File: constraint.sdc
create_clock -name core_clock -period 4.71 [get_ports {clk}]
set_input_delay 0.9420 -clock core_clock [delete_from_list [all_inputs] [get_ports {clk}]]
set_output_delay 0.9420 -clock core_clock [all_outputs]
set_load 0.01 [all_outputs]
File: design.v
`timescale 1ns / 1ps
module BlockA(
	input a,
	input b,
	input c_in,
	output s,
	output g,
	output p
	);
assign s = a ^ b ^ c_in;
assign g = a & b;
assign p = a | b;
endmodule
module BlockB(
	input c_in,
	input G_ij,
	input G_jk,
	input P_ij,
	input P_jk,
	output c_pass,
	output c_out,
	output G_out,
	output P_out
	);
assign G_out = G_jk | (P_jk & G_ij);
assign P_out = P_jk & P_ij;
assign c_pass = c_in;
assign c_out = G_ij | (P_ij & c_in);
endmodule
`timescale 1ns / 1ps
module EightBitAdder(
    input [7:0] a,
    input [7:0] b,
	 input carry_in,
    output [7:0] s,
    output carry_out
    );
		wire c [0:14];
		wire g [0:14];
		wire p [0:14];
		assign c[14] = carry_in;
		assign carry_out = g[14]|(p[14]&carry_in);
		generate
		genvar i;
			for(i = 0; i<8; i = i+1)
			begin: Block_Generator
				BlockA A(
					.a(a[i]),
					.b(b[i]),
					.s(s[i]),
					.g(g[i]),
					.p(p[i]),
					.c_in(c[i])
					);
				if	(i < 7)
					BlockB B(
						.c_in(c[i+8]),
						.c_pass(c[2*i]),
						.c_out(c[2*i+1]),
						.G_ij(g[2*i]),
						.G_jk(g[2*i+1]),
						.G_out(g[i+8]),
						.P_ij(p[2*i]),
						.P_jk(p[2*i+1]),
						.P_out(p[i+8])
						);
			end
		endgenerate
endmodule
`timescale 1ns / 1ps
module AddSubCLA129Bits(
		input [128:0] a,
		input [128:0] b,
		input add_sub,
		output [128:0] s,
		output carry_out
		);
		wire c [0:254];
		wire g [0:254];
		wire p [0:254];
		wire b_add_sub [128:0];
		wire [1:0] g_con, p_con;
		wire c_con;
		assign carry_out = (g_con[1]|(p_con[1]&add_sub))^add_sub;
		generate
		genvar i;
			for(i = 0; i<129; i = i+1)
			begin: Block_Generator
				if (i < 128)
					BlockA A(
						.a(a[i]),
						.b(b_add_sub[i]),
						.s(s[i]),
						.g(g[i]),
						.p(p[i]),
						.c_in(c[i])
						);
				if	(i < 127)
					BlockB B(
						.c_in(c[i+128]),
						.c_pass(c[2*i]),
						.c_out(c[2*i+1]),
						.G_ij(g[2*i]),
						.G_jk(g[2*i+1]),
						.G_out(g[i+128]),
						.P_ij(p[2*i]),
						.P_jk(p[2*i+1]),
						.P_out(p[i+128])
						);
				assign b_add_sub[i] = b[i]^add_sub;
			end
		endgenerate
		BlockA LastBit_A(
			.a(a[128]),
			.b(b_add_sub[128]),
			.s(s[128]),
			.g(g_con[0]),
			.p(p_con[0]),
			.c_in(c_con)
			);
		BlockB B_08(
			.c_in(add_sub),
			.c_pass(c[254]),
			.c_out(c_con),
			.G_ij(g[254]),
			.G_jk(g_con[0]),
			.G_out(g_con[1]),
			.P_ij(p[254]),
			.P_jk(p_con[0]),
			.P_out(p_con[1])
			);
endmodule
`timescale 1ns / 1ps
module SequentialNonrestoringDivider128Bit(
    input [127:0] dividend_q,
    input [127:0] divisor_m,
    input clk,
	 input reset_n,
    output [127:0] quotient,
	 output [127:0] remainder,
	 output done
    );
	parameter [2:0] 	START = 3'b000,
							SHIFT = 3'b001,
							ACCUM = 3'b010,
							FIX_REMAINDER = 3'b011,
							DONE = 3'b100;
	reg [2:0] state;
	reg [7:0] count;
	reg [127:0] q_shift;
	reg [129:0] a_shift;
	reg add_sub_control;
	wire [129:0] add_sub_out;
	wire [7:0] count_plusone;
	EightBitAdder count_inc (
		.a(count),
		.b(8'b0),
		.carry_in(1'b1),
		.s(count_plusone),
		.carry_out()
		);
	wire add_sub_carry;
	AddSubCLA129Bits add_sub (
		.a(a_shift[128:0]), 
		.b({1'b0, divisor_m}), 
		.add_sub(add_sub_control), 
		.s(add_sub_out[128:0]), 
		.carry_out(add_sub_carry)
		);
	assign add_sub_out[129] = a_shift[129] ^ add_sub_carry;
	always @(posedge clk or negedge reset_n)
	begin
		if (!reset_n) 
			state <= START;
		else
		begin
			case (state)
				START: 			begin
									q_shift <= dividend_q;
									a_shift <= 130'h0;
									add_sub_control <= 1;
									count <= 8'h00;
									state <= SHIFT;
									end
				SHIFT: 			begin
									count <= count + 1;
									{a_shift, q_shift} <= {a_shift[128:0], q_shift, 1'b0};
									state <= ACCUM;
									end
				ACCUM:			begin
									a_shift <= add_sub_out[129:0];
									if (add_sub_out[129])
										begin
										add_sub_control <= 0;
										q_shift[0] <= 0;
										end
									else
										begin
										add_sub_control <= 1;
										q_shift[0] <= 1;
										end
									state <= (count == 8'b10000000)? FIX_REMAINDER : SHIFT;
									end
				FIX_REMAINDER:	begin
									if (a_shift[129])
										begin
										add_sub_control <= 0;
										a_shift <= add_sub_out[129:0];
										state <= FIX_REMAINDER;
										end
									else
										begin
										state <= DONE;
										end
									end
				DONE:				begin
									state <= DONE;
									end
			endcase
		end
	end
	assign done = state[2];
	assign quotient = q_shift;
	assign remainder = a_shift[127:0];
endmodule
File: run.sh
#!/bin/bash
# the make line also repeats each setting of config.mk as NAME=value (left out here)
make -C /OpenROAD-flow-scripts/flow DESIGN_CONFIG=/design/flow/config.mk WORK_HOME=/design/flow/orfs CLKGATE_MAP_FILE= finish
File: config.mk
export PLATFORM = sky130hd
export DESIGN_NAME = SequentialNonrestoringDivider128Bit
export DESIGN_NICKNAME = SequentialNonrestoringDivider128Bit
export VERILOG_FILES = /design/flow/design.v
export SDC_FILE = /design/flow/constraint.sdc
export NUM_CORES = 4
export LEC_CHECK = 0
export CAP_MARGIN = 30
export CELL_PAD_IN_SITES_GLOBAL_PLACEMENT = 3
export CORE_ASPECT_RATIO = 1.5
export CORE_MARGIN = 4
export CORE_UTILIZATION = 22
export CTS_CLUSTER_SIZE = 73
export GPL_ROUTABILITY_DRIVEN = 0
export GPL_TIMING_DRIVEN = 0
export MIN_ROUTING_LAYER = met1
export PLACE_DENSITY_LB_ADDON = 0.01
export SETUP_SLACK_MARGIN = 0.11
export SLEW_MARGIN = 20
export TNS_END_PERCENT = 30
==> results of run 1 <==
layout make-up:
| type | count | area (um2) | share of cell area (%) |
|---|---|---|---|
| Inverter | 340 | 1280 | 4.06 |
| Tap cell | 1269 | 1590 | 5.05 |
| Sequential cell | 270 | 8090 | 25.7 |
| Clock inverter | 21 | 196 | 0.625 |
| Multi-Input combinational cell | 1437 | 11900 | 37.7 |
| Timing Repair Buffer | 584 | 6030 | 19.2 |
| Antenna cell | 7 | 17.5 | 0.0557 |
| Buffer | 203 | 1400 | 4.46 |
| Clock buffer | 45 | 977 | 3.11 |
per-stage QoR:
| stage | worst slack (ns) | hold WS (ns) | setup TNS, ns |
|---|---|---|---|
| floorplan | -0.208 | 0.570 | -27.05 |
| global placement | -4.29 | 0.522 | -895.84 |
| detailed placement | -2.57 | 0.526 | -182.35 |
| CTS | -0.266 | 0.492 | -3.39 |
| global route | -0.353 | 0.520 | -5.10 |
| finish | -0.156 | 0.539 | -1.27 |
metal layers:
metal	GRT usage [%]	vias up	wire (um)
li1	-	8403	-
met1	18.0	8291	33000
met2	30.1	410	44800
met3	5.19	68	5950
met4	3.39	8	1410
met5	0	-	50
repair_timing:
item                                    CTS  global route
buffers inserted                         23            25
cloned                                    2             0
resized                                 153           105
pin swaps                                33            51
endpoints found under the setup margin  124            67
==> Flow_metrics.wiki, run 1 <==
== Run summary ==
{| class="wikitable"
! Metric !! Value
|-
| Status || finished with violations
|-
| Layout Check Failures || negative setup slack
|-
| Shortest period the worst path allows || 4.87 ns
|-
| Biggest area cells || edfxtp_1, ha_1, nand2_1, xor2_1, inv_1
|-
| Inserted Clock Buffers || 38
|-
| Core Box Area || 96000 um2
|-
| Die extent in x || 262 um
|-
| Number of buffers inserted for hold repair after clock tree synthesis || 0
|-
| Reg-to-reg critical path endpoint || a_shift[122]$_DFFE_PP_
|-
| Crit Path Max Fanout || 4
|-
| Post-synthesis cell type count || 59
|-
| Clock skew || 0.0310 ns
|-
| H-tree levels || 2
|-
| Share of async-settable or async-resettable flops after synthesis || 1.11%
|-
| Startpoint of the most critical hold path || q_shift[21]$_DFFE_PP_
|-
| Data arrival at the endpoint of the critical path || 5.16 ns
|-
| DP Wirelength || 67.7 mm
|-
| Via count of the first global-routing pass || 18.8k
|-
| Critical Path End Type || flip-flop
|-
| Root Buffer Master || clkbuf_16
|-
| Register area share after synthesis || 37.9%
|-
| WL per Instance || 20.4 um
|-
| Number of instances in the synthesized netlist || 2250
|-
| Worst path bufs/invs || 4
|-
| Chip area in the Yosys report || 21400 um2
|-
| Global-route total usage across every layer || 16.2%
|-
| Fill cells || 9991
|-
| Power in combinational cells || 0.000899 W
|-
| Via count || 17.2k
|-
| AND-OR/OR-AND share of the synthesized area || 9.00%
|-
| DRT antenna net count || 0
|-
| Highest achievable clock rate || 206 MHz
|-
| Kind of start point of the critical path || input pin
|-
| Pin count of the biggest net entering global routing || 25
|-
| Placed cells || 4053
|-
| Die height || 390 um
|-
| CTS tree || done
|-
| Chain of cells forming the critical path || clkdlybuf4s50_1, xor2_4, inv_1, ha_1, nor4_4, nand3_1, a21oi_2, nor4_4, nor3_4, o211a_4, o211ai_4, buf_12, o31a_1, buf_4, nor2_2, nor2_4, o31a_1, fa_2, o22ai_1
|-
| Yosys synthesis warning count || 3
|-
| Net Count, Synth || 2832
|-
| Portion of netlist area occupied by mux cells || 0.187%
|-
| Count of library flops with an enable pin || 267
|-
| Relative contribution of sequential cells to total power || 40.8%
|-
| Logic depth of the worst setup path including buffers || 19
|-
| Fraction of the core area occupied by cells at floorplan || 22.2%
|-
| Transition time at the pin with the least slew margin || 0.992 ns
|-
| Area overhead of the layout relative to synthesis || 47.3%
|-
| Total Wirelength || 85.2 mm
|-
| Final setup violating endpoints || 12
|-
| Dominant Register Cell || edfxtp_1
|-
| Worst min-delay path endpoint || q_shift[22]$_DFFE_PP_
|-
| Max-slew violation total from the final report || 0
|-
| Source of the critical timing path || divisor_m[4]
|-
| Summed area of non-filler cells in the final layout || 31500 um2
|-
| Power consumed by sequential cells || 0.00263 W
|-
| Internal power of the cells || 0.00471 W
|-
| Mapped cell area || 21400 um2
|-
| Std-Cell Rows || 139
|-
| Count of boundary I/O pins || 515
|-
| Largest stage delay, worst path || 0.61 ns
|-
| Most instantiated cells after synthesis || nand2_1, inv_1, edfxtp_1
|-
| Clock transition at the registers of the reported paths || 0.06 ns
|-
| Setup repair after global routing missed its margin || yes
|-
| Power density relative to cell area || 204 nW/um2
|-
| Latency at later pin || 0.59 ns
|-
| Max-slew headroom || 33.8%
|-
| Peak VDD IR || 0.208 mV
|-
| 1st-pass router iterations || 4
|-
| Floorplan die area || 102000 um2
|-
| Proportion of total power due to net switching || 26.7%
|-
| Number of clock sinks || 270
|-
| Top area contributor share || 37.5%
|-
| Largest power group || the clock network
|-
| Top logic family || adder cells
|-
| Clock Tree Buf Depth || 3
|-
| Depth of the worst register-to-register path || 19
|-
| Category of the most critical setup path || in2reg
|-
| Total power || 0.00643 W
|-
| Initial DRC count || 644
|-
| Final Hold Violation Tally || 0
|-
| Mapped Avg Cell Area || 9.49 um2
|-
| Number of warnings in the stage logs || 222
|-
| Worst hold path type || reg2reg
|-
| Cell accounting for the most synthesized area || edfxtp_1
|-
| Net switching power || 0.00172 W
|-
| Final Util || 32.8%
|-
| Cell depth of the worst min-delay path || 2
|-
| Total overflow reported by the global router || 0
|-
| Cell type group with the largest total delay on the critical path || AND-OR/OR-AND gates
|-
| Synthesized-area fraction occupied by and/or/nand/nor cells || 11.8%
|-
| Crit Reg-Reg Startpoint || add_sub_control$_DFFE_PP_
|-
| Post-Synth Adder-Cell Area || 21.2%
|-
| End point of the critical path || a_shift[122]$_DFFE_PP_
|-
| Pleak || 13.4 nW
|-
| Number of synthesized register bits || 270
|-
| Number of max-cap violations || 0
|-
| Data required time at the worst endpoint || 5.01 ns
|-
| Area fraction in xor and xnor cells || 8.16%
|-
| Cell area after placement || 28500 um2
|-
| Slowest stage cell, crit path || clkdlybuf4s50_1
|-
| Clock group || 0.00290 W
|-
| Final Instance Count excl. Fillers || 4176
|-
| Fraction of power consumed by the clock network || 45.2%
|-
| Via density || 4.11
|-
| Number of I/O port buffers || 514
|-
| Initial antenna violation count || 15
|-
| Cell count listed in synth_stat.txt || 2250
|-
| Final Net Count || 3456
|-
| Post-route worst setup slack || -0.156 ns
|-
| Comb pwr share || 14.0%
|-
| Cycle use final || 103%
|-
| Most common cell in the netlist || nand2_1
|-
| Number of remaining DRC errors || 0
|-
| First-pass GRT wire length || 125 mm
|-
| Reg2reg setup slack || -0.16 ns
|}
==> inputs of run 2 (changes only) <==
- ABC_AREA: default -> 1
- CAP_MARGIN: 30 -> 20
- CELL_PAD_IN_SITES_GLOBAL_PLACEMENT: 3 -> default
- CORE_ASPECT_RATIO: 1.5 -> default
- CORE_MARGIN: 4 -> 2
- CORE_UTILIZATION: 22 -> 54
- CTS_CLUSTER_SIZE: 73 -> default
- GPL_ROUTABILITY_DRIVEN: 0 -> default
- GPL_TIMING_DRIVEN: 0 -> default
- MIN_ROUTING_LAYER: met1 -> default
- PLACE_DENSITY_LB_ADDON: 0.01 -> 0.25
- SETUP_SLACK_MARGIN: 0.11 -> default
- TNS_END_PERCENT: 30 -> 55
- clock period: 4.71 -> 6.75 ns (I/O delays scaled with it)
==> Flow_metrics.wiki, run 2 <==
== Run summary ==
{| class="wikitable"
! Metric !! Value
|-
| Fraction of power consumed by the clock network || 38.3% (-6.9 points)
|-
| Number of clock sinks || 270 (unchanged)
|-
| Net switching power || 0.00126 W (-27%)
|-
| Count of boundary I/O pins || 515 (unchanged)
|-
| Clock group || 0.00177 W (-39%)
|-
| Peak VDD IR || 0.194 mV (-6.7%)
|-
| Std-Cell Rows || 73 (-47%)
|-
| Global-route total usage across every layer || 28.0% (+12 points)
|-
| Pin count of the biggest net entering global routing || 208 (+730%)
|-
| Reg2reg setup slack || 2.18 ns (+2.34 ns)
|-
| Number of instances in the synthesized netlist || 2346 (+4.3%)
|-
| Data required time at the worst endpoint || 7.01 ns (+2.00 ns)
|-
| Post-Synth Adder-Cell Area || 21.0% (-0.21 points)
|-
| Source of the critical timing path || add_sub_control$_DFFE_PP_
|-
| Via density || 5.10 (+24%)
|-
| Cell accounting for the most synthesized area || edfxtp_1
|-
| Max-slew headroom || 27.3% (-6.5 points)
|-
| Max-slew violation total from the final report || 0 (unchanged)
|-
| DRT antenna net count || 0 (unchanged)
|-
| Fraction of the core area occupied by cells at floorplan || 54.5% (+32 points)
|-
| Number of synthesized register bits || 270 (unchanged)
|-
| Worst hold path type || reg2reg
|-
| Proportion of total power due to net switching || 27.2% (+0.55 points)
|-
| Critical Path End Type || flip-flop
|-
| Count of library flops with an enable pin || 267 (unchanged)
|-
| Chip area in the Yosys report || 21600 um2 (+1.0%)
|-
| Final setup violating endpoints || 0 (-12)
|-
| Largest power group || registers
|-
| First-pass GRT wire length || 90.9 mm (-27%)
|-
| Setup TNS after final layout || 0 ns (+1.27 ns)
|-
| Cell count listed in synth_stat.txt || 2346 (+4.3%)
|-
| Category of the most critical setup path || reg2reg
|-
| Post-synthesis cell type count || 45 (-24%)
|-
| Latency at later pin || 0.55 ns (-0.04 ns)
|-
| Share of async-settable or async-resettable flops after synthesis || 1.11% (unchanged)
|-
| Startpoint of the most critical hold path || q_shift[3]$_DFFE_PP_
|-
| Root Buffer Master || clkbuf_16
|-
| Most instantiated cells after synthesis || nand2_1, inv_1, edfxtp_1
|-
| Buffer count from post-CTS setup fixing || 0 (-100%)
|-
| Dominant Register Cell || edfxtp_1
|-
| Comb pwr share || 19.8% (+5.8 points)
|-
| Cts repair resizes || 0 (-100%)
|-
| Post-route worst setup slack || 2.18 ns (+2.34 ns)
|-
| Clock transition at the registers of the reported paths || 0.06 ns (about the same)
|-
| WL per Instance || 18.2 um (-11%)
|-
| Largest stage delay, worst path || 0.57 ns (-0.04 ns)
|-
| Cell depth of the worst min-delay path || 2 (unchanged)
|-
| Die height || 204 um (-48%)
|-
| Via count of the first global-routing pass || 17.0k (-9.3%)
|-
| Slowest stage cell, crit path || buf_4
|-
| Biggest area cells || edfxtp_1, ha_1, nand2_1, inv_1, xnor2_1
|-
| Total power || 0.00463 W (-28%)
|-
| Worst path bufs/invs || 3 (-1)
|-
| Power density relative to cell area || 169 nW/um2 (-17%)
|-
| Synthesized-area fraction occupied by and/or/nand/nor cells || 13.4% (+1.7 points)
|-
| Depth of the worst register-to-register path || 19 (unchanged)
|-
| Cell type group with the largest total delay on the critical path || simple AND/OR/NAND/NOR gates
|-
| Placed cells || 3196 (-21%)
|-
| Mapped Avg Cell Area || 9.20 um2 (-3.1%)
|-
| Cell area after placement || 26300 um2 (-8.0%)
|-
| Number of max-cap violations || 0 (unchanged)
|-
| Kind of start point of the critical path || flip-flop
|-
| DP Wirelength || 44.0 mm (-35%)
|-
| Top area contributor share || 37.2% (-0.38 points)
|-
| Crit Reg-Reg Startpoint || add_sub_control$_DFFE_PP_
|-
| Mapped cell area || 21600 um2 (+1.0%)
|-
| Pleak || 12.2 nW (-8.8%)
|-
| Number of buffers inserted for hold repair after clock tree synthesis || 0 (unchanged)
|-
| Worst min-delay path endpoint || q_shift[4]$_DFFE_PP_
|-
| Worst slack after detailed placement || 1.67 ns (+4.24 ns)
|-
| 1st-pass router iterations || 5 (+1)
|-
| Floorplan die area || 41600 um2 (-59%)
|-
| End point of the critical path || a_shift[119]$_DFFE_PP_
|-
| Power in combinational cells || 0.000916 W (+2%)
|-
| CTS tree || done
|-
| Clock Tree Buf Depth || 3 (unchanged)
|-
| Final Hold Violation Tally || 0 (unchanged)
|-
| Setup repair after global routing missed its margin || no
|-
| Data arrival at the endpoint of the critical path || 4.82 ns (-0.34 ns)
|-
| Fill cells || 3077 (-69%)
|-
| Most common cell in the netlist || nand2_1
|-
| Total Wirelength || 59.2 mm (-31%)
|-
| Shortest period the worst path allows || 4.57 ns
|-
| Chain of cells forming the critical path || buf_4, buf_4, xnor2_1, ha_1, nor4_1, nand2_1, inv_1, nand2_1, nor2_2, nand2_4, nand2_8, nand2_4, nand2_4, nand2_1, nand3_1, a21oi_1, fa_1, xor2_1, o22ai_1
|-
| Cycle use final || 67.7% (-36 points)
|-
| Reg-to-reg critical path endpoint || a_shift[119]$_DFFE_PP_
|-
| Number of I/O port buffers || 514 (unchanged)
|-
| Area fraction in xor and xnor cells || 7.96% (-0.20 points)
|-
| H-tree levels || 2 (unchanged)
|-
| Die extent in x || 204 um (-22%)
|-
| Initial DRC count || 1071 (+66%)
|-
| Register area share after synthesis || 37.5% (-0.38 points)
|-
| Core Box Area || 39500 um2 (-59%)
|-
| Status || no timing/DRC/antenna violations
|-
| Top logic family || adder cells
|-
| Crit Path Max Fanout || 38 (+34)
|-
| Power consumed by sequential cells || 0.00194 W (-26%)
|-
| Summed area of non-filler cells in the final layout || 27300 um2 (-13%)
|-
| Yosys synthesis warning count || 3 (unchanged)
|-
| Area overhead of the layout relative to synthesis || 26.7%
|-
| Final Instance Count excl. Fillers || 3262 (-22%)
|-
| Net Count, Synth || 2928 (+3.4%)
|-
| Number of warnings in the stage logs || 223 (+0.45%)
|-
| Number of remaining DRC errors || 0 (unchanged)
|-
| Via count || 16.7k (-3.1%)
|-
| Transition time at the pin with the least slew margin || 1.09 ns (+0.0982 ns)
|-
| Final Net Count || 3289 (-4.8%)
|-
| Logic depth of the worst setup path including buffers || 19 (unchanged)
|-
| Highest achievable clock rate || 219 MHz
|-
| Relative contribution of sequential cells to total power || 41.9% (+1.1 points)
|-
| AND-OR/OR-AND share of the synthesized area || 7.31% (-1.7 points)
|-
| Initial antenna violation count || 11 (-4)
|-
| Total overflow reported by the global router || 0 (unchanged)
|-
| Inserted Clock Buffers || 34 (-11%)
|-
| Portion of netlist area occupied by mux cells || 0% (-0.19 points)
|-
| Global placer's final weighted congestion || 0.872
|-
| Internal power of the cells || 0.00337 W (-29%)
|-
| Clock skew || 0.0240 ns (-0.00700 ns)
|}
run 2: per-layer routing:
layer / vias up / GRT usage [%] / share of wire, %
met5: - / 0 / 0.086
met2: 571 / 48.2 / 50
li1: 8015 / - / -
met4: 8 / 12.2 / 3.9
met3: 123 / 6.36 / 7.8
met1: 7933 / 33.6 / 39
run 2: stage by stage:
step | hold WS (ns) | utilization, %
6_report | 0.546 | 69.1
2_1_floorplan | 0.508 | -
5_1_grt | 0.571 | 69.1
3_5_place_dp | 0.526 | 66.4
4_1_cts | 0.545 | 69.1
3_3_place_gp | 0.520 | 66.4
run 2: area by class of cell:
| class | instances | area [um2] | share of cell area (%) |
|---|---|---|---|
| Inverter | 404 | 1520 | 5.56 |
| Tap cell | 525 | 657 | 2.40 |
| Clock buffer | 42 | 902 | 3.30 |
| Sequential cell | 270 | 8090 | 29.6 |
| Antenna cell | 6 | 15.0 | 0.0549 |
| Clock inverter | 18 | 133 | 0.485 |
| Timing Repair Buffer | 524 | 5260 | 19.3 |
| Multi-Input combinational cell | 1473 | 10800 | 39.3 |
==> inputs of run 3 (changes only) <==
- ABC_AREA: 1 -> default
- CAP_MARGIN: 20 -> 30
- CELL_PAD_IN_SITES_GLOBAL_PLACEMENT: default -> 3
- CORE_ASPECT_RATIO: default -> 1.5
- CORE_MARGIN: 2 -> 4
- CORE_UTILIZATION: 54 -> 46
- CTS_CLUSTER_SIZE: default -> 73
- GPL_ROUTABILITY_DRIVEN: default -> 0
- GPL_TIMING_DRIVEN: default -> 0
- MAX_ROUTING_LAYER: default -> met4
- MIN_ROUTING_LAYER: default -> met2
- PLACE_DENSITY_LB_ADDON: 0.25 -> 0.17
- SETUP_SLACK_MARGIN: default -> -0.32
- SLEW_MARGIN: 20 -> 0
- TNS_END_PERCENT: 55 -> 30
- clock period: 6.75 -> 4.61 ns (I/O delays scaled with it)
==> Flow_metrics.wiki, run 3 <==
=== Physical design figures ===
{| class="wikitable"
! Metric !! Value
|-
| Status || aborted with a tool error
|-
| Terminating stage of the flow || global placement
|-
| First error in the log || [ERROR FLW-0024] Place density exceeds 1.0 (current PLACE_DENSITY_LB_ADDON =  0.17). Please check if the value of  PLACE_DENSITY_LB_ADDON is between 0 and 0.99.
|-
| Count of library flops with an enable pin || 267 (unchanged)
|-
| Net Count, Synth || 2832 (-3.3%)
|-
| Count of boundary I/O pins || 515 (unchanged)
|-
| Mapped Avg Cell Area || 9.49 um2 (+3.2%)
|-
| Share of async-settable or async-resettable flops after synthesis || 1.11% (unchanged)
|-
| AND-OR/OR-AND share of the synthesized area || 9.00% (+1.7 points)
|-
| Dominant Register Cell || edfxtp_1
|-
| Register area share after synthesis || 37.9% (+0.38 points)
|-
| Synthesized-area fraction occupied by and/or/nand/nor cells || 11.8% (-1.7 points)
|-
| Chip area in the Yosys report || 21400 um2 (-1.0%)
|-
| Most instantiated cells after synthesis || nand2_1, inv_1, edfxtp_1
|-
| Area fraction in xor and xnor cells || 8.16% (+0.20 points)
|-
| Floorplan die area || 50000 um2 (+20%)
|-
| Post-Synth Adder-Cell Area || 21.2% (+0.21 points)
|-
| Cell accounting for the most synthesized area || edfxtp_1
|-
| Top area contributor share || 37.5% (+0.38 points)
|-
| Most common cell in the netlist || nand2_1
|-
| Die height || 272 um (+33%)
|-
| Yosys synthesis warning count || 3 (unchanged)
|-
| Std-Cell Rows || 96 (+32%)
|-
| Core Box Area || 45900 um2 (+16%)
|-
| Post-synthesis cell type count || 59 (+31%)
|-
| Die extent in x || 184 um (-9.8%)
|-
| Cell count listed in synth_stat.txt || 2250 (-4.1%)
|-
| Fraction of the core area occupied by cells at floorplan || 46.5% (-8.0 points)
|-
| Portion of netlist area occupied by mux cells || 0.187% (+0.19 points)
|-
| Number of instances in the synthesized netlist || 2250 (-4.1%)
|-
| Top logic family || adder cells
|-
| Mapped cell area || 21400 um2 (-1.0%)
|-
| Biggest area cells || edfxtp_1, ha_1, nand2_1, xor2_1, inv_1
|-
| Number of synthesized register bits || 270 (unchanged)
|}
==> inputs of run 4 (changes only) <==
- CAP_MARGIN: 30 -> 20
- CELL_PAD_IN_SITES_GLOBAL_PLACEMENT: 3 -> default
- CORE_ASPECT_RATIO: 1.5 -> default
- CORE_MARGIN: 4 -> 2
- CORE_UTILIZATION: 46 -> 40
- CTS_CLUSTER_SIZE: 73 -> default
- GPL_ROUTABILITY_DRIVEN: 0 -> default
- GPL_TIMING_DRIVEN: 0 -> default
- MAX_ROUTING_LAYER: met4 -> default
- MIN_ROUTING_LAYER: met2 -> default
- PLACE_DENSITY_LB_ADDON: 0.17 -> default
- SETUP_SLACK_MARGIN: -0.32 -> default
- SLEW_MARGIN: 0 -> 20
- TNS_END_PERCENT: 30 -> default
- clock period: 4.61 -> 7.0 ns (I/O delays scaled with it)
==> Flow_metrics.wiki, run 4 <==
== Run summary ==
{| class="wikitable"
! Metric !! Value
|-
| DP Wirelength || 46.4 mm
|-
| Clock transition at the registers of the reported paths || 0.06 ns
|-
| Count of boundary I/O pins || 515 (unchanged)
|-
| Slowest stage cell, crit path || o41ai_4
|-
| Chain of cells forming the critical path || clkdlybuf4s50_1, xor2_1, inv_1, ha_1, nor4_1, nand3_1, a21oi_2, nor4_2, buf_4, nor3_2, o211a_1, o211ai_2, o31a_1, o41ai_4, mux2i_1, nand4b_1, ha_1, inv_1, o21ai_0, o22ai_1
|-
| H-tree levels || 2
|-
| Power density relative to cell area || 151 nW/um2
|-
| Number of synthesized register bits || 270 (unchanged)
|-
| CTS tree || done
|-
| Synthesized-area fraction occupied by and/or/nand/nor cells || 11.8% (unchanged)
|-
| Setup repair after global routing missed its margin || no
|-
| Worst path bufs/invs || 4
|-
| Relative contribution of sequential cells to total power || 42.7%
|-
| Post-Synth Adder-Cell Area || 21.2% (unchanged)
|-
| Largest stage delay, worst path || 0.49 ns
|-
| Peak VDD IR || 0.194 mV
|-
| Depth of the worst register-to-register path || 20
|-
| Area fraction in xor and xnor cells || 8.16% (unchanged)
|-
| Summed area of non-filler cells in the final layout || 27500 um2
|-
| Number of I/O port buffers || 514
|-
| Most common cell in the netlist || nand2_1
|-
| Cell area after placement || 26300 um2
|-
| Die height || 235 um (-14%)
|-
| Category of the most critical setup path || in2reg
|-
| Number of remaining DRC errors || 0
|-
| Cell type group with the largest total delay on the critical path || AND-OR/OR-AND gates
|-
| Global-route total usage across every layer || 22.3%
|-
| WL per Instance || 18.9 um
|-
| Cell accounting for the most synthesized area || edfxtp_1
|-
| Reg2reg setup slack || 1.68 ns
|-
| Transition time at the pin with the least slew margin || 1.01 ns
|-
| Buffer count from post-CTS setup fixing || 0
|-
| Cts repair resizes || 0
|-
| Most instantiated cells after synthesis || nand2_1, inv_1, edfxtp_1
|-
| Final Hold Violation Tally || 0
|-
| Largest power group || the clock network
|-
| Latency at later pin || 0.55 ns
|-
| Proportion of total power due to net switching || 24.5%
|-
| Fill cells || 4768
|-
| Combinational cell area excluding buffers and inverters || 10800 um2
|-
| DRT antenna net count || 0
|-
| Via count of the first global-routing pass || 17.0k
|-
| Cell depth of the worst min-delay path || 2
|-
| Storage cell area || 8090 um2
|-
| Number of warnings in the stage logs || 221
|-
| Clock Tree Buf Depth || 3
|-
| Top area contributor share || 37.5% (unchanged)
|-
| Kind of start point of the critical path || input pin
|-
| Internal power of the cells || 0.00314 W
|-
| Shortest period the worst path allows || 5.65 ns
|-
| Data arrival at the endpoint of the critical path || 5.92 ns
|-
| Share of async-settable or async-resettable flops after synthesis || 1.11% (unchanged)
|-
| Cycle use final || 80.7%
|-
| Worst min-delay path endpoint || q_shift[59]$_DFFE_PP_
|-
| Register area share after synthesis || 37.9% (unchanged)
|-
| Reg-to-reg critical path endpoint || a_shift[129]$_DFFE_PP_
|-
| Number of buffers inserted for hold repair after clock tree synthesis || 0
|-
| Crit Reg-Reg Startpoint || add_sub_control$_DFFE_PP_
|-
| Clock group || 0.00187 W
|-
| Root Buffer Master || clkbuf_16
|-
| Net Count, Synth || 2832 (unchanged)
|-
| Logic depth of the worst setup path including buffers || 20
|-
| Biggest area cells || edfxtp_1, ha_1, nand2_1, xor2_1, inv_1
|-
| Power consumed by sequential cells || 0.00177 W
|-
| Source of the critical timing path || divisor_m[6]
|-
| Mapped cell area || 21400 um2 (unchanged)
|-
| Std-Cell Rows || 84 (-13%)
|-
| Mapped Avg Cell Area || 9.49 um2 (unchanged)
|-
| Total overflow reported by the global router || 0
|-
| Via count || 16.3k
|-
| Max-slew headroom || 32.3%
|-
| Initial DRC count || 901
|-
| Area overhead of the layout relative to synthesis || 28.7%
|-
| Final Net Count || 3197
|-
| Final setup violating endpoints || 0
|-
| Max-slew violation total from the final report || 0
|-
| End point of the critical path || a_shift[129]$_DFFE_PP_
|-
| Core Box Area || 52700 um2 (+15%)
|-
| Number of max-cap violations || 0
|-
| Portion of netlist area occupied by mux cells || 0.187% (unchanged)
|-
| Data required time at the worst endpoint || 7.27 ns
|-
| Fraction of the core area occupied by cells at floorplan || 40.6% (-6.0 points)
|-
| First-pass GRT wire length || 97.4 mm
|-
| Pleak || 12.0 nW
|-
| Total Wirelength || 62.9 mm
|-
| Post-synthesis cell type count || 59 (unchanged)
|-
| Comb pwr share || 12.4%
|-
| Highest achievable clock rate || 177 MHz
|-
| Count of library flops with an enable pin || 267 (unchanged)
|-
| Power in combinational cells || 0.000516 W
|-
| Die extent in x || 235 um (+28%)
|-
| Via density || 4.91
|-
| Status || no timing/DRC/antenna violations
|-
| Inserted Clock Buffers || 38
|-
| Pin count of the biggest net entering global routing || 136
|-
| Yosys synthesis warning count || 3 (unchanged)
|-
| Number of clock sinks || 270
|-
| Startpoint of the most critical hold path || q_shift[58]$_DFFE_PP_
|-
| Net switching power || 0.00102 W
|-
| Worst hold path type || reg2reg
|-
| Initial antenna violation count || 3
|-
| Floorplan die area || 55300 um2 (+10%)
|-
| Global placer's final weighted congestion || 0.871
|-
| 1st-pass router iterations || 7
|-
| Fraction of power consumed by the clock network || 44.9%
|-
| Chip area in the Yosys report || 21400 um2 (unchanged)
|-
| Setup TNS after final layout || 0 ns
|-
| Critical Path End Type || flip-flop
|-
| Number of instances in the synthesized netlist || 2250 (unchanged)
|-
| Clock skew || 0.0169 ns
|-
| Dominant Register Cell || edfxtp_1
|-
| Cell count listed in synth_stat.txt || 2250 (unchanged)
|-
| Crit Path Max Fanout || 4
|-
| AND-OR/OR-AND share of the synthesized area || 9.00% (unchanged)
|-
| Top logic family || adder cells
|}
## run 4: area by class of cell
| cell class | instances | share of cell area (%) |
|---|---|---|
| Timing Repair Buffer | 528 | 19.3 |
| Antenna cell | 2 | 0.0182 |
| Tap cell | 688 | 3.13 |
| Multi-Input combinational cell | 1437 | 39.2 |
| Sequential cell | 270 | 29.4 |
| Clock buffer | 46 | 3.65 |
| Inverter | 340 | 4.64 |
| Clock inverter | 20 | 0.596 |
## run 4: metal layers
layer  track usage [%]  vias up  share of wire [%]
met5                 0        -              0.019
met4              6.60        2                2.6
met3              5.47       95                7.0
met2              38.4      478                 49
met1              27.7     7869                 42
li1                  -     7899                  -
## run 4: through the flow
stage	power [W]	setup slack (ns)	utilization, %	hold slack, ns	std cells
floorplan	0.00210	1.51	-	0.570	2250
global placement	0.00231	0.835	50.0	0.514	3263
detailed placement	0.00233	0.769	50.0	0.520	3263
CTS	0.00421	1.35	52.2	0.540	3329
global route	0.00433	0.932	52.2	0.552	3331
finish	0.00416	1.35	52.2	0.536	3331
==> inputs of run 5 (changes only) <==
- CAP_MARGIN: 20 -> 25
- CELL_PAD_IN_SITES_GLOBAL_PLACEMENT: default -> 1
- CORE_ASPECT_RATIO: default -> 1.46
- CORE_MARGIN: 2 -> 9
- CORE_UTILIZATION: 40 -> 49
- CTS_CLUSTER_DIAMETER: default -> 217
- GPL_ROUTABILITY_DRIVEN: default -> 0
- HOLD_SLACK_MARGIN: default -> 0.02
- PLACE_DENSITY: default -> 0.84
- TNS_END_PERCENT: default -> 55
- clock period: 7.0 -> 4.09 ns (I/O delays scaled with it)
==> Flow_metrics.wiki, run 5 <==
== Run summary ==
{| class="wikitable"
! Metric !! Value
|-
| Chain of cells forming the critical path || buf_6, buf_12, buf_8, xor2_4, inv_2, ha_4, buf_4, o31ai_4, a221o_1, a221o_1, o211a_1, o211ai_4, o31a_1, buf_6, o41ai_4, buf_4, o21a_1, nor2_2, fa_2, xor2_2, o22ai_1
|-
| End point of the critical path || a_shift[127]$_DFFE_PP_
|-
| Proportion of total power due to net switching || 25.1% (+0.57 points)
|-
| WL per Instance || 20.6 um (+9.0%)
|-
| Number of instances in the synthesized netlist || 2250 (unchanged)
|-
| Clock transition at the registers of the reported paths || 0.06 ns (about the same)
|-
| Peak VDD IR || 0.302 mV (+56%)
|-
| Std-Cell Rows || 92 (+9.5%)
|-
| Global-route total usage across every layer || 26.8% (+4.5 points)
|-
| Number of I/O port buffers || 514 (unchanged)
|-
| Crit Reg-Reg Startpoint || add_sub_control$_DFFE_PP_
|-
| Clock skew || 0.0269 ns (+0.0100 ns)
|-
| Die extent in x || 191 um (-19%)
|-
| Clock group || 0.00279 W (+49%)
|-
| Data arrival at the endpoint of the critical path || 4.91 ns (-1.01 ns)
|-
| Cell count listed in synth_stat.txt || 2250 (unchanged)
|-
| Reg-to-reg critical path endpoint || a_shift[127]$_DFFE_PP_
|-
| DP Wirelength || 53.1 mm (+14%)
|-
| Via count of the first global-routing pass || 19.3k (+13%)
|-
| Number of warnings in the stage logs || 224 (+1.4%)
|-
| Setup TNS after final layout || -21.63 ns (-21.63 ns)
|-
| Net switching power || 0.00177 W (+73%)
|-
| Final Hold Violation Tally || 0 (unchanged)
|-
| Number of clock sinks || 270 (unchanged)
|-
| Via density || 5.13 (+4.5%)
|-
| Via count || 18.1k (+11%)
|-
| 1st-pass router iterations || 7 (unchanged)
|-
| Latency at later pin || 0.60 ns (+0.05 ns)
|-
| Largest power group || registers
|-
| Depth of the worst register-to-register path || 21 (+5.0%)
|-
| Number of max-cap violations || 0 (unchanged)
|-
| Layout Check Failures || negative setup slack
|-
| Cell type group with the largest total delay on the critical path || AND-OR/OR-AND gates
|-
| Number of remaining DRC errors || 0 (unchanged)
|-
| Count of boundary I/O pins || 515 (unchanged)
|-
| Largest stage delay, worst path || 0.43 ns (-0.06 ns)
|-
| Kind of start point of the critical path || flip-flop
|-
| Cell accounting for the most synthesized area || edfxtp_1
|-
| Biggest area cells || edfxtp_1, ha_1, nand2_1, xor2_1, inv_1
|-
| Top logic family || adder cells
|-
| Post-route worst setup slack || -0.503 ns (-1.85 ns)
|-
| Most instantiated cells after synthesis || nand2_1, inv_1, edfxtp_1
|-
| Inserted Clock Buffers || 30 (-21%)
|-
| Category of the most critical setup path || reg2reg
|-
| Die height || 270 um (+15%)
|-
| Reg2reg setup slack || -0.50 ns (-2.18 ns)
|-
| AND-OR/OR-AND share of the synthesized area || 9.00% (unchanged)
|-
| Pleak || 13.9 nW (+16%)
|-
| Slowest stage cell, crit path || edfxtp_1
|-
| Dominant Register Cell || edfxtp_1
|-
| Max-slew violation total from the final report || 0 (unchanged)
|-
| Logic depth of the worst setup path including buffers || 21 (+5.0%)
|-
| Net Count, Synth || 2832 (unchanged)
|-
| First-pass GRT wire length || 109 mm (+12%)
|-
| Mapped Avg Cell Area || 9.49 um2 (unchanged)
|-
| Yosys synthesis warning count || 3 (unchanged)
|-
| Count of library flops with an enable pin || 267 (unchanged)
|-
| Initial DRC count || 807 (-10%)
|-
| Top area contributor share || 37.5% (unchanged)
|-
| Area overhead of the layout relative to synthesis || 48.1%
|-
| Shortest period the worst path allows || 4.59 ns
|-
| Power density relative to cell area || 222 nW/um2 (+47%)
|-
| Source of the critical timing path || add_sub_control$_DFFE_PP_
|-
| Crit Path Max Fanout || 7 (+3)
|-
| Floorplan die area || 51600 um2 (-6.7%)
|-
| Total Wirelength || 72.6 mm (+15%)
|-
| Max-slew headroom || 35.7% (+3.4 points)
|-
| Root Buffer Master || clkbuf_16
|-
| Final setup violating endpoints || 83 (+83)
|-
| CTS tree || done
|-
| Worst slack after detailed placement || -1.46 ns (-2.23 ns)
|-
| Data required time at the worst endpoint || 4.41 ns (-2.86 ns)
|-
| Chip area in the Yosys report || 21400 um2 (unchanged)
|-
| Pin count of the biggest net entering global routing || 104 (-24%)
|-
| Number of synthesized register bits || 270 (unchanged)
|-
| Initial antenna violation count || 9 (+6)
|-
| Power in combinational cells || 0.00121 W (+130%)
|-
| Post-synthesis cell type count || 59 (unchanged)
|-
| Cycle use final || 112% (+32 points)
|-
| Share of async-settable or async-resettable flops after synthesis || 1.11% (unchanged)
|-
| Status || finished with violations
|-
| Power consumed by sequential cells || 0.00304 W (+72%)
|-
| Mapped cell area || 21400 um2 (unchanged)
|-
| Transition time at the pin with the least slew margin || 0.964 ns (-0.0508 ns)
|-
| H-tree levels || 1 (-1)
|-
| Area fraction in xor and xnor cells || 8.16% (unchanged)
|-
| Setup repair after global routing missed its margin || yes
|-
| Synthesized-area fraction occupied by and/or/nand/nor cells || 11.8% (unchanged)
|-
| Portion of netlist area occupied by mux cells || 0.187% (unchanged)
|-
| Worst path bufs/invs || 7 (+3)
|-
| Internal power of the cells || 0.00527 W (+68%)
|-
| Fraction of the core area occupied by cells at floorplan || 49.5% (+8.9 points)
|-
| Worst hold path type || in2async
|-
| Critical Path End Type || flip-flop
|-
| Post-Synth Adder-Cell Area || 21.2% (unchanged)
|-
| Fraction of power consumed by the clock network || 39.6% (-5.3 points)
|-
| Final Net Count || 3520 (+10%)
|-
| Final worst hold slack || 0.429 ns (-0.107 ns)
|-
| Relative contribution of sequential cells to total power || 43.2% (+0.5 points)
|-
| Core Box Area || 43200 um2 (-18%)
|-
| Register area share after synthesis || 37.9% (unchanged)
|-
| Clock Tree Buf Depth || 3 (unchanged)
|-
| Total overflow reported by the global router || 0 (unchanged)
|-
| Comb pwr share || 17.2% (+4.8 points)
|-
| DRT antenna net count || 0 (unchanged)
|-
| Most common cell in the netlist || nand2_1
|-
| Highest achievable clock rate || 218 MHz
|}
[run 5: routing by layer]
layer / vias to the layer above / wire length [um] / GRT usage [%]
met5: - / 96 / 0
met3: 138 / 5730 / 8.00
met4: 14 / 2840 / 9.92
met2: 606 / 38200 / 48.6
li1: 8508 / - / -
met1: 8821 / 25800 / 28.4
[run 5: final cells by class]
class                           instances  area (um2)
Multi-Input combinational cell       1437       12500
Fill cell                            3118       11500
Timing Repair Buffer                  859        8130
Sequential cell                       270        8090
Inverter                              340        1280
Clock buffer                           36         795
Tap cell                              564         706
Clock inverter                         19         171
Antenna cell                            2        5.00
[run 5: repair_timing]
action | 4_1_cts | 5_1_grt
pin swaps | 65 | 60
cloned | 4 | 1
buffers inserted | 22 | 22
resized | 191 | 163
endpoints found under the setup margin | 94 | 94
hold buffers | 0 | 0
[run 5: through the flow]
step / cells / total power, W / util, % / area [um2]
after floorplan: 2250 / 0.00359 / - / 21400
after global placement: 3425 / 0.00411 / 65.8 / 28400
after detailed placement: 3425 / 0.00414 / 65.8 / 28400
after CTS: 3503 / 0.00699 / 70.8 / 30600
after global routing: 3527 / 0.00730 / 73.3 / 31600
final: 3527 / 0.00704 / 73.3 / 31600
==> inputs of run 6 (changes only) <==
- CAP_MARGIN: 25 -> 20
- CELL_PAD_IN_SITES_GLOBAL_PLACEMENT: 1 -> default
- CORE_ASPECT_RATIO: 1.46 -> default
- CORE_MARGIN: 9 -> 2
- CORE_UTILIZATION: 49 -> 40
- CTS_CLUSTER_DIAMETER: 217 -> default
- GPL_ROUTABILITY_DRIVEN: 0 -> default
- HOLD_SLACK_MARGIN: 0.02 -> default
- PLACE_DENSITY: 0.84 -> default
- TNS_END_PERCENT: 55 -> default
- clock period: 4.09 -> 5.5 ns (I/O delays scaled with it)
==> Flow_metrics.wiki, run 6 <==
== Run summary ==
{| class="wikitable"
! Metric !! Value
|-
| Startpoint of the most critical hold path || q_shift[122]$_DFFE_PP_
|-
| Cell type group with the largest total delay on the critical path || AND-OR/OR-AND gates
|-
| Cell count listed in synth_stat.txt || 2250 (unchanged)
|-
| Portion of netlist area occupied by mux cells || 0.187% (unchanged)
|-
| Dominant Register Cell || edfxtp_1
|-
| Reg2reg setup slack || 0.50 ns (+1.00 ns)
|-
| Final setup violating endpoints || 0 (-100%)
|-
| Chain of cells forming the critical path || clkdlybuf4s50_1, xor2_2, inv_1, ha_1, nor4_4, nand3_1, a21oi_2, nor4_2, buf_4, nor3_2, o211a_1, o211ai_2, o31a_1, o41ai_4, buf_4, o21a_1, nor2_1, fa_1, xor2_1, o22ai_1
|-
| Post-route worst setup slack || 0.323 ns (+0.826 ns)
|-
| Largest power group || registers
|-
| H-tree levels || 2 (+1)
|-
| Area fraction in xor and xnor cells || 8.16% (unchanged)
|-
| Mapped Avg Cell Area || 9.49 um2 (unchanged)
|-
| Data arrival at the endpoint of the critical path || 5.43 ns (+0.52 ns)
|-
| Combinational cell area excluding buffers and inverters || 10800 um2 (-13%)
|-
| Pleak || 12.3 nW (-11%)
|-
| Transition time at the pin with the least slew margin || 1.08 ns (+0.115 ns)
|-
| Final Net Count || 3265 (-7.2%)
|-
| Power density relative to cell area || 186 nW/um2 (-16%)
|-
| Via count of the first global-routing pass || 17.1k (-11%)
|-
| Post-Synth Adder-Cell Area || 21.2% (unchanged)
|-
| Fraction of power consumed by the clock network || 43.3% (+3.7 points)
|-
| Number of clock sinks || 270 (unchanged)
|-
| Setup TNS after final layout || 0 ns (+21.63 ns)
|-
| Comb pwr share || 13.3% (-3.9 points)
|-
| Relative contribution of sequential cells to total power || 43.4% (+0.2 points)
|-
| Most common cell in the netlist || nand2_1
|-
| Global-route total usage across every layer || 22.2% (-4.6 points)
|-
| Count of library flops with an enable pin || 267 (unchanged)
|-
| Worst path bufs/invs || 4 (-3)
|-
| Number of instances in the synthesized netlist || 2250 (unchanged)
|-
| Largest stage delay, worst path || 0.50 ns (+0.07 ns)
|-
| Top area contributor share || 37.5% (unchanged)
|-
| Core Box Area || 52700 um2 (+22%)
|-
| Internal power of the cells || 0.00393 W (-25%)
|-
| Kind of start point of the critical path || input pin
|-
| Synthesized-area fraction occupied by and/or/nand/nor cells || 11.8% (unchanged)
|-
| Number of I/O port buffers || 514 (unchanged)
|-
| Max-slew violation total from the final report || 0 (unchanged)
|-
| Category of the most critical setup path || in2reg
|-
| Post-synthesis cell type count || 59 (unchanged)
|-
| Total overflow reported by the global router || 0 (unchanged)
|-
| Die extent in x || 235 um (+23%)
|-
| Most instantiated cells after synthesis || nand2_1, inv_1, edfxtp_1
|-
| Latency at later pin || 0.55 ns (-0.05 ns)
|-
| Cell depth of the worst min-delay path || 2
|-
| CTS tree || done
|-
| Power consumed by sequential cells || 0.00226 W (-26%)
|-
| Number of remaining DRC errors || 0 (unchanged)
|-
| 1st-pass router iterations || 6 (-1)
|-
| Root Buffer Master || clkbuf_16
|-
| Slowest stage cell, crit path || clkdlybuf4s50_1
|-
| Clock skew || 0.0228 ns (-0.00405 ns)
|-
| Number of synthesized register bits || 270 (unchanged)
|-
| Net switching power || 0.00127 W (-28%)
|-
| Summed area of non-filler cells in the final layout || 28000 um2 (-12%)
|-
| Inserted Clock Buffers || 36 (+20%)
|-
| Depth of the worst register-to-register path || 18 (-14%)
|-
| Die height || 235 um (-13%)
|-
| Number of max-cap violations || 0 (unchanged)
|-
| Initial DRC count || 715 (-11%)
|-
| Storage cell area || 8090 um2 (unchanged)
|-
| Data required time at the worst endpoint || 5.75 ns (+1.34 ns)
|-
| Cell with the most instances on the worst path || buf_4
|-
| WL per Instance || 18.3 um (-11%)
|-
| End point of the critical path || a_shift[127]$_DFFE_PP_
|-
| AND-OR/OR-AND share of the synthesized area || 9.00% (unchanged)
|-
| Peak VDD IR || 0.217 mV (-28%)
|-
| Mapped cell area || 21400 um2 (unchanged)
|-
| Critical Path End Type || flip-flop
|-
| Top logic family || adder cells
|-
| Worst slack after detailed placement || -0.303 ns (+1.16 ns)
|-
| Reg-to-reg critical path endpoint || a_shift[127]$_DFFE_PP_
|-
| Floorplan die area || 55300 um2 (+7.2%)
|-
| Power in combinational cells || 0.000695 W (-43%)
|-
| Fraction of the core area occupied by cells at floorplan || 40.6% (-8.9 points)
|-
| Initial antenna violation count || 4 (-5)
|-
| Pin count of the biggest net entering global routing || 128 (+23%)
|-
| Total Wirelength || 62.4 mm (-14%)
|-
| DP Wirelength || 46.7 mm (-12%)
|-
| Chip area in the Yosys report || 21400 um2 (unchanged)
|-
| Source of the critical timing path || divisor_m[10]
|-
| Clock transition at the registers of the reported paths || 0.06 ns (about the same)
|-
| Std-Cell Rows || 84 (-8.7%)
|-
| Max-slew headroom || 28.1% (-7.7 points)
|-
| Fill cells || 4765 (+53%)
|-
| Area overhead of the layout relative to synthesis || 31.0%
|-
| Share of async-settable or async-resettable flops after synthesis || 1.11% (unchanged)
|-
| Worst hold path type || reg2reg
|-
| Worst min-delay path endpoint || q_shift[123]$_DFFE_PP_
|-
| Cell accounting for the most synthesized area || edfxtp_1
|-
| Shortest period the worst path allows || 5.18 ns
|-
| Biggest area cells || edfxtp_1, ha_1, nand2_1, xor2_1, inv_1
|-
| Logic depth of the worst setup path including buffers || 20 (-4.8%)
|-
| Number of warnings in the stage logs || 225 (+0.45%)
|-
| DRT antenna net count || 0 (unchanged)
|-
| Via density || 4.80 (-6.3%)
|-
| Crit Path Max Fanout || 4 (-3)
|-
| Count of boundary I/O pins || 515 (unchanged)
|-
| Clock group || 0.00225 W (-19%)
|-
| Cycle use final || 94.1% (-18 points)
|-
| Via count || 16.3k (-9.7%)
|-
| Proportion of total power due to net switching || 24.4% (-0.65 points)
|-
| Highest achievable clock rate || 193 MHz
|-
| Yosys synthesis warning count || 3 (unchanged)
|-
| Status || no timing/DRC/antenna violations
|-
| Crit Reg-Reg Startpoint || add_sub_control$_DFFE_PP_
|-
| Final Hold Violation Tally || 0 (unchanged)
|-
| First-pass GRT wire length || 96.9 mm (-11%)
|-
| Setup repair after global routing missed its margin || no
|-
| Cell area after placement || 26900 um2 (-5.3%)
|-
| Register area share after synthesis || 37.9% (unchanged)
|-
| Clock Tree Buf Depth || 3 (unchanged)
|-
| Net Count, Synth || 2832 (unchanged)
|-
| Global placer's final weighted congestion || 0.879
|}
[run 6: repair_timing]
| item | CTS | global route |
|---|---|---|
| hold buffers | 0 | 0 |
| endpoints found under the hold margin | 0 | 0 |
| gates resized | 0 | 1 |
| setup endpoints to repair | 0 | 3 |
| setup buffers | 0 | 0 |
[run 6: through the flow]
| stage | power [W] | utilization [%] | hold WS (ns) | cells |
|---|---|---|---|---|
| detailed placement | 0.00300 | 51.0 | 0.525 | 3333 |
| global placement | 0.00298 | 51.0 | 0.518 | 3333 |
| finish | 0.00521 | 53.1 | 0.535 | 3399 |
| CTS | 0.00527 | 53.1 | 0.539 | 3396 |
| global route | 0.00543 | 53.1 | 0.557 | 3397 |
| floorplan | 0.00267 | - | 0.570 | 2250 |
[run 6: cell type report]
cell class	count	share of cell area [%]
Antenna cell	3	0.0268
Multi-Input combinational cell	1437	38.6
Tap cell	688	3.08
Sequential cell	270	28.9
Clock buffer	46	3.35
Timing Repair Buffer	598	21.0
Inverter	340	4.56
Clock inverter	17	0.510
[run 6: per-layer routing]
layer  vias to the layer above  GRT usage [%]  share of wire, %
met5                         -              0             0.066
met2                       431           38.3                49
met4                         6           6.14               2.1
met3                        74           6.60               7.9
li1                       8036              -                 -
met1                      7782           26.8                41
==> inputs of run 7 (changes only) <==
- CELL_PAD_IN_SITES_DETAIL_PLACEMENT: default -> 2
- CORE_UTILIZATION: 40 -> 54
- CTS_CLUSTER_DIAMETER: default -> 171
- MIN_ROUTING_LAYER: default -> met1
- PLACE_DENSITY_LB_ADDON: default -> 0.0
- clock period: 5.5 -> 3.1 ns (I/O delays scaled with it)
==> Flow_metrics.wiki, run 7 <==
=== Physical design figures ===
{| class="wikitable"
! Metric !! Value
|-
| Count of boundary I/O pins || 515 (unchanged)
|-
| Top logic family || adder cells
|-
| Global placer's final weighted congestion || 0.924 (+5.2%)
|-
| Terminating stage of the flow || detailed placement
|-
| First error in the log || [ERROR DPL-0033] detailed placement checks failed during check placement.
|-
| Post-Synth Adder-Cell Area || 21.2% (unchanged)
|-
| Floorplan die area || 41200 um2 (-26%)
|-
| Std-Cell Rows || 72 (-14%)
|-
| Number of instances in the synthesized netlist || 2250 (unchanged)
|-
| Number of I/O port buffers || 514 (unchanged)
|-
| Area fraction in xor and xnor cells || 8.16% (unchanged)
|-
| Mapped cell area || 21400 um2 (unchanged)
|-
| Portion of netlist area occupied by mux cells || 0.187% (unchanged)
|-
| Yosys synthesis warning count || 3 (unchanged)
|-
| AND-OR/OR-AND share of the synthesized area || 9.00% (unchanged)
|-
| Status || aborted with a tool error
|-
| Dominant Register Cell || edfxtp_1
|-
| Mapped Avg Cell Area || 9.49 um2 (unchanged)
|-
| Core Box Area || 38800 um2 (-26%)
|-
| Top area contributor share || 37.5% (unchanged)
|-
| Share of async-settable or async-resettable flops after synthesis || 1.11% (unchanged)
|-
| Chip area in the Yosys report || 21400 um2 (unchanged)
|-
| Cell accounting for the most synthesized area || edfxtp_1
|-
| Die height || 203 um (-14%)
|-
| Most instantiated cells after synthesis || nand2_1, inv_1, edfxtp_1
|-
| Biggest area cells || edfxtp_1, ha_1, nand2_1, xor2_1, inv_1
|-
| Count of library flops with an enable pin || 267 (unchanged)
|-
| Number of synthesized register bits || 270 (unchanged)
|-
| Fraction of the core area occupied by cells at floorplan || 55.0% (+14 points)
|-
| Register area share after synthesis || 37.9% (unchanged)
|-
| Cell count listed in synth_stat.txt || 2250 (unchanged)
|-
| Post-synthesis cell type count || 59 (unchanged)
|-
| Net Count, Synth || 2832 (unchanged)
|-
| Die extent in x || 203 um (-14%)
|-
| Synthesized-area fraction occupied by and/or/nand/nor cells || 11.8% (unchanged)
|-
| Most common cell in the netlist || nand2_1
|}
[run 7: stage by stage]
| stage | setup slack [ns] | cells | area, um2 | setup TNS [ns] |
|---|---|---|---|---|
| after global placement | -1.64 | 3538 | 30000 | -146.99 |
| after floorplan | -0.922 | 2250 | 21900 | -73.10 |
==> inputs of run 8 (changes only) <==
- CELL_PAD_IN_SITES_DETAIL_PLACEMENT: 2 -> default
- CORE_UTILIZATION: 54 -> 68
- CTS_CLUSTER_DIAMETER: 171 -> 352
- CTS_CLUSTER_SIZE: default -> 35
- MIN_ROUTING_LAYER: met1 -> default
- PLACE_DENSITY_LB_ADDON: 0.0 -> default
- clock period: 3.1 -> 4.33 ns (I/O delays scaled with it)
==> Flow_metrics.wiki, run 8 <==
=== Physical design figures ===
{| class="wikitable"
! Metric !! Value
|-
| Status || aborted with a tool error
|-
| Terminating stage of the flow || global routing
|-
| First error in the log || [ERROR GRT-0232] Routing congestion too high. Check the congestion heatmap in the GUI.
|-
| Die extent in x || 181 um (-11%)
|-
| Number of buffers inserted for hold repair after clock tree synthesis || 0
|-
| Floorplan die area || 32800 um2 (-20%)
|-
| Number of synthesized register bits || 270 (unchanged)
|-
| Post-Synth Adder-Cell Area || 21.2% (unchanged)
|-
| Number of clock sinks || 270
|-
| Post-synthesis cell type count || 59 (unchanged)
|-
| Area fraction in xor and xnor cells || 8.16% (unchanged)
|-
| Core Box Area || 30700 um2 (-21%)
|-
| Most common cell in the netlist || nand2_1
|-
| Inserted Clock Buffers || 11
|-
| Biggest area cells || edfxtp_1, ha_1, nand2_1, xor2_1, inv_1
|-
| Chip area in the Yosys report || 21400 um2 (unchanged)
|-
| Die height || 181 um (-11%)
|-
| Dominant Register Cell || edfxtp_1
|-
| DP Wirelength || 53.9 mm
|-
| Global-route total usage across every layer || 102%
|-
| Number of instances in the synthesized netlist || 2250 (unchanged)
|-
| Root Buffer Master || clkbuf_16
|-
| Portion of netlist area occupied by mux cells || 0.187% (unchanged)
|-
| Most instantiated cells after synthesis || nand2_1, inv_1, edfxtp_1
|-
| H-tree levels || 1
|-
| Register area share after synthesis || 37.9% (unchanged)
|-
| Top area contributor share || 37.5% (unchanged)
|-
| AND-OR/OR-AND share of the synthesized area || 9.00% (unchanged)
|-
| Worst slack after detailed placement || -1.10 ns
|-
| Number of I/O port buffers || 514 (unchanged)
|-
| Mapped Avg Cell Area || 9.49 um2 (unchanged)
|-
| Std-Cell Rows || 64 (-11%)
|-
| Mapped cell area || 21400 um2 (unchanged)
|-
| Yosys synthesis warning count || 3 (unchanged)
|-
| Global placer's final weighted congestion || 0.974 (+5.4%)
|-
| Fraction of the core area occupied by cells at floorplan || 69.5% (+14 points)
|-
| Count of boundary I/O pins || 515 (unchanged)
|-
| Count of library flops with an enable pin || 267 (unchanged)
|-
| Share of async-settable or async-resettable flops after synthesis || 1.11% (unchanged)
|-
| Cell count listed in synth_stat.txt || 2250 (unchanged)
|-
| Synthesized-area fraction occupied by and/or/nand/nor cells || 11.8% (unchanged)
|-
| Top logic family || adder cells
|-
| Cell accounting for the most synthesized area || edfxtp_1
|-
| Net Count, Synth || 2832 (unchanged)
|-
| Clock Tree Buf Depth || 3
|-
| Total overflow reported by the global router || 2734
|}
==> run 8: stage by stage <==
step           cell area, um2  setup TNS, ns  hold slack [ns]  std cells
2_1_floorplan           21400              0            0.570       2250
3_3_place_gp            27600         -44.89            0.516       3174
3_5_place_dp            27600         -61.23            0.525       3174
4_1_cts                 28900          -4.91            0.527       3223
==> run 8: what timing repair did <==
action / in CTS
cloned: 2
gates resized: 170
setup endpoints to repair: 72
pin swaps: 64
setup buffers: 31
==> run 8: per-layer routing <==
| layer | GRT usage, % | GRT overflow |
|---|---|---|
| met5 | 42.1 | 5 |
| met4 | 115 | 562 |
| met3 | 80.8 | 35 |
| met2 | 132 | 2116 |
| met1 | 89.7 | 16 |
==> inputs of run 9 (changes only) <==
- CAP_MARGIN: 20 -> 30
- CELL_PAD_IN_SITES_GLOBAL_PLACEMENT: default -> 3
- CORE_ASPECT_RATIO: default -> 1.5
- CORE_MARGIN: 2 -> 4
- CORE_UTILIZATION: 68 -> 22
- CTS_CLUSTER_DIAMETER: 352 -> default
- CTS_CLUSTER_SIZE: 35 -> 73
- GPL_ROUTABILITY_DRIVEN: default -> 0
- GPL_TIMING_DRIVEN: default -> 0
- MIN_ROUTING_LAYER: default -> met2
- PLACE_DENSITY_LB_ADDON: default -> 0.17
- SETUP_SLACK_MARGIN: default -> -0.32
- SLEW_MARGIN: 20 -> 0
- TNS_END_PERCENT: default -> 30
- clock period: 4.33 -> 4.71 ns (I/O delays scaled with it)
==> Flow_metrics.wiki, run 9 <==
== Run summary ==
{| class="wikitable"
! Metric !! Value
|-
| Status || finished with violations
|-
| Layout Check Failures || negative setup slack
|-
| Final Hold Violation Tally || 0
|-
| 1st-pass router iterations || 6
|-
| Transition time at the pin with the least slew margin || 0.977 ns
|-
| Clock transition at the registers of the reported paths || 0.06 ns
|-
| Net switching power || 0.00171 W
|-
| Area fraction in xor and xnor cells || 8.16% (unchanged)
|-
| Data required time at the worst endpoint || 4.99 ns
|-
| Final worst hold slack || 0.541 ns
|-
| Via count || 23.6k
|-
| Clock group || 0.00291 W
|-
| Cell depth of the worst min-delay path || 2
|-
| Portion of netlist area occupied by mux cells || 0.187% (unchanged)
|-
| Count of boundary I/O pins || 515 (unchanged)
|-
| Worst path bufs/invs || 6
|-
| Startpoint of the most critical hold path || q_shift[47]$_DFFE_PP_
|-
| Setup repair after global routing missed its margin || yes
|-
| DRT antenna net count || 0
|-
| Cell accounting for the most synthesized area || edfxtp_1
|-
| Root Buffer Master || clkbuf_16
|-
| Most common cell in the netlist || nand2_1
|-
| Count of library flops with an enable pin || 267 (unchanged)
|-
| Latency at later pin || 0.58 ns
|-
| Mapped Avg Cell Area || 9.49 um2 (unchanged)
|-
| Post-route worst setup slack || -0.307 ns
|-
| Post-synthesis cell type count || 59 (unchanged)
|-
| AND-OR/OR-AND share of the synthesized area || 9.00% (unchanged)
|-
| DP Wirelength || 67.7 mm (+26%)
|-
| Depth of the worst register-to-register path || 23
|-
| Floorplan die area || 102000 um2 (+210%)
|-
| Power density relative to cell area || 206 nW/um2
|-
| Mapped cell area || 21400 um2 (unchanged)
|-
| Max-slew violation total from the final report || 0
|-
| Via density || 5.65
|-
| Initial antenna violation count || 0
|-
| Cell count listed in synth_stat.txt || 2250 (unchanged)
|-
| Crit Reg-Reg Startpoint || add_sub_control$_DFFE_PP_
|-
| Chip area in the Yosys report || 21400 um2 (unchanged)
|-
| Area overhead of the layout relative to synthesis || 45.5%
|-
| Clock Tree Buf Depth || 3 (unchanged)
|-
| Proportion of total power due to net switching || 26.7%
|-
| Setup TNS after final layout || -2.38 ns
|-
| Total overflow reported by the global router || 0
|-
| Crit Path Max Fanout || 4
|-
| Number of instances in the synthesized netlist || 2250 (unchanged)
|-
| Number of max-cap violations || 0
|-
| Die extent in x || 262 um (+45%)
|-
| Cell type group with the largest total delay on the critical path || AND-OR/OR-AND gates
|-
| Final setup violating endpoints || 21
|-
| Max-slew headroom || 34.8%
|-
| Pin count of the biggest net entering global routing || 30
|-
| Total Wirelength || 86.9 mm
|-
| Top area contributor share || 37.5% (unchanged)
|-
| CTS tree || done
|-
| Top logic family || adder cells
|-
| Net Count, Synth || 2832 (unchanged)
|-
| Final Net Count || 3442
|-
| Category of the most critical setup path || in2reg
|-
| Number of clock sinks || 270 (unchanged)
|-
| Data arrival at the endpoint of the critical path || 5.30 ns
|-
| Comb pwr share || 13.7%
|-
| Most instantiated cells after synthesis || nand2_1, inv_1, edfxtp_1
|-
| WL per Instance || 20.8 um
|-
| Clock skew || 0.0281 ns
|-
| Largest power group || the clock network
|-
| Slowest stage cell, crit path || clkdlybuf4s50_1
|-
| Via count of the first global-routing pass || 27.8k
|-
| Reg-to-reg critical path endpoint || a_shift[118]$_DFFE_PP_
|-
| Synthesized-area fraction occupied by and/or/nand/nor cells || 11.8% (unchanged)
|-
| Peak VDD IR || 0.226 mV
|-
| Std-Cell Rows || 139 (+120%)
|-
| Number of I/O port buffers || 514 (unchanged)
|-
| Register area share after synthesis || 37.9% (unchanged)
|-
| Highest achievable clock rate || 199 MHz
|-
| Source of the critical timing path || divisor_m[2]
|-
| Worst min-delay path endpoint || q_shift[48]$_DFFE_PP_
|-
| Share of async-settable or async-resettable flops after synthesis || 1.11% (unchanged)
|-
| Relative contribution of sequential cells to total power || 40.9%
|-
| End point of the critical path || a_shift[118]$_DFFE_PP_
|-
| Worst hold path type || reg2reg
|-
| Post-Synth Adder-Cell Area || 21.2% (unchanged)
|-
| Internal power of the cells || 0.00470 W
|-
| Reg2reg setup slack || -0.30 ns
|-
| Fill cells || 10.0k
|-
| Global-route total usage across every layer || 24.3%
|-
| Kind of start point of the critical path || input pin
|-
| Power in combinational cells || 0.000876 W
|-
| Biggest area cells || edfxtp_1, ha_1, nand2_1, xor2_1, inv_1
|-
| Chain of cells forming the critical path || clkdlybuf4s50_1, xor2_4, inv_1, ha_1, nor3_2, o21ai_2, a21oi_2, nor4_4, buf_4, nor3_4, buf_12, o211a_4, o211ai_4, buf_12, o31a_1, buf_4, o31ai_4, a21oi_2, o21ba_2, fa_2, o22ai_1
|-
| Dominant Register Cell || edfxtp_1
|-
| Yosys synthesis warning count || 3 (unchanged)
|-
| Shortest period the worst path allows || 5.02 ns
|-
| Number of warnings in the stage logs || 222
|-
| Fraction of the core area occupied by cells at floorplan || 22.2% (-47 points)
|-
| Logic depth of the worst setup path including buffers || 21
|-
| Core Box Area || 96000 um2 (+210%)
|-
| Fraction of power consumed by the clock network || 45.4%
|-
| Die height || 390 um (+110%)
|-
| Pleak || 13.2 nW
|-
| Power consumed by sequential cells || 0.00263 W
|-
| Number of remaining DRC errors || 0
|-
| Initial DRC count || 2391
|-
| First-pass GRT wire length || 124 mm
|-
| H-tree levels || 2 (+1)
|-
| Critical Path End Type || flip-flop
|-
| Cycle use final || 107%
|-
| Largest stage delay, worst path || 0.61 ns
|-
| Inserted Clock Buffers || 37 (+26)
|-
| Number of synthesized register bits || 270 (unchanged)
|}
## run 9: metal layers
metal  share of wire, %  vias to the layer above  GRT usage (%)
met2                 54                     6434           30.0
met4                4.2                        4           3.25
met5               0.11                        -          0.427
li1                   -                     8338              -
met3                 42                      321           33.5
met1                  0                     8547              -
## run 9: what timing repair did
item | CTS | global route
cloned | 0 | 1
setup buffers | 17 | 24
gates resized | 117 | 69
hold buffers | 0 | 0
pin swaps | 23 | 24
endpoints found under the setup margin | 98 | 42
## run 9: layout make-up
class                      instances  area [um2]  share of cell area, %
buffer                           200        1310                   4.22
clock inverter                    12         115                  0.370
timing repair buffer             574        5960                   19.2
sequential                       270        8090                   26.0
antenna                           30        75.1                  0.242
clock buffer                      51        1020                   3.28
inverter                         340        1280                   4.11
tap                             1269        1590                   5.11
multi-input combinational       1437       11600                   37.5
## run 9: through the flow
step / setup WS, ns / std cells / util (%) / cell area (um2) / power (W)
2_1_floorplan: -2.36 / 2250 / - / 21400 / 0.00311
3_3_place_gp: -8.47 / 4033 / 29.3 / 28100 / 0.00348
3_5_place_dp: -2.06 / 4054 / 29.7 / 28500 / 0.00348
4_1_cts: -0.371 / 4134 / 31.7 / 30400 / 0.00648
5_1_grt: -0.533 / 4153 / 32.3 / 31000 / 0.00673
6_report: -0.307 / 4183 / 32.4 / 31100 / 0.00641
Power and IR drop assume default switching activity.
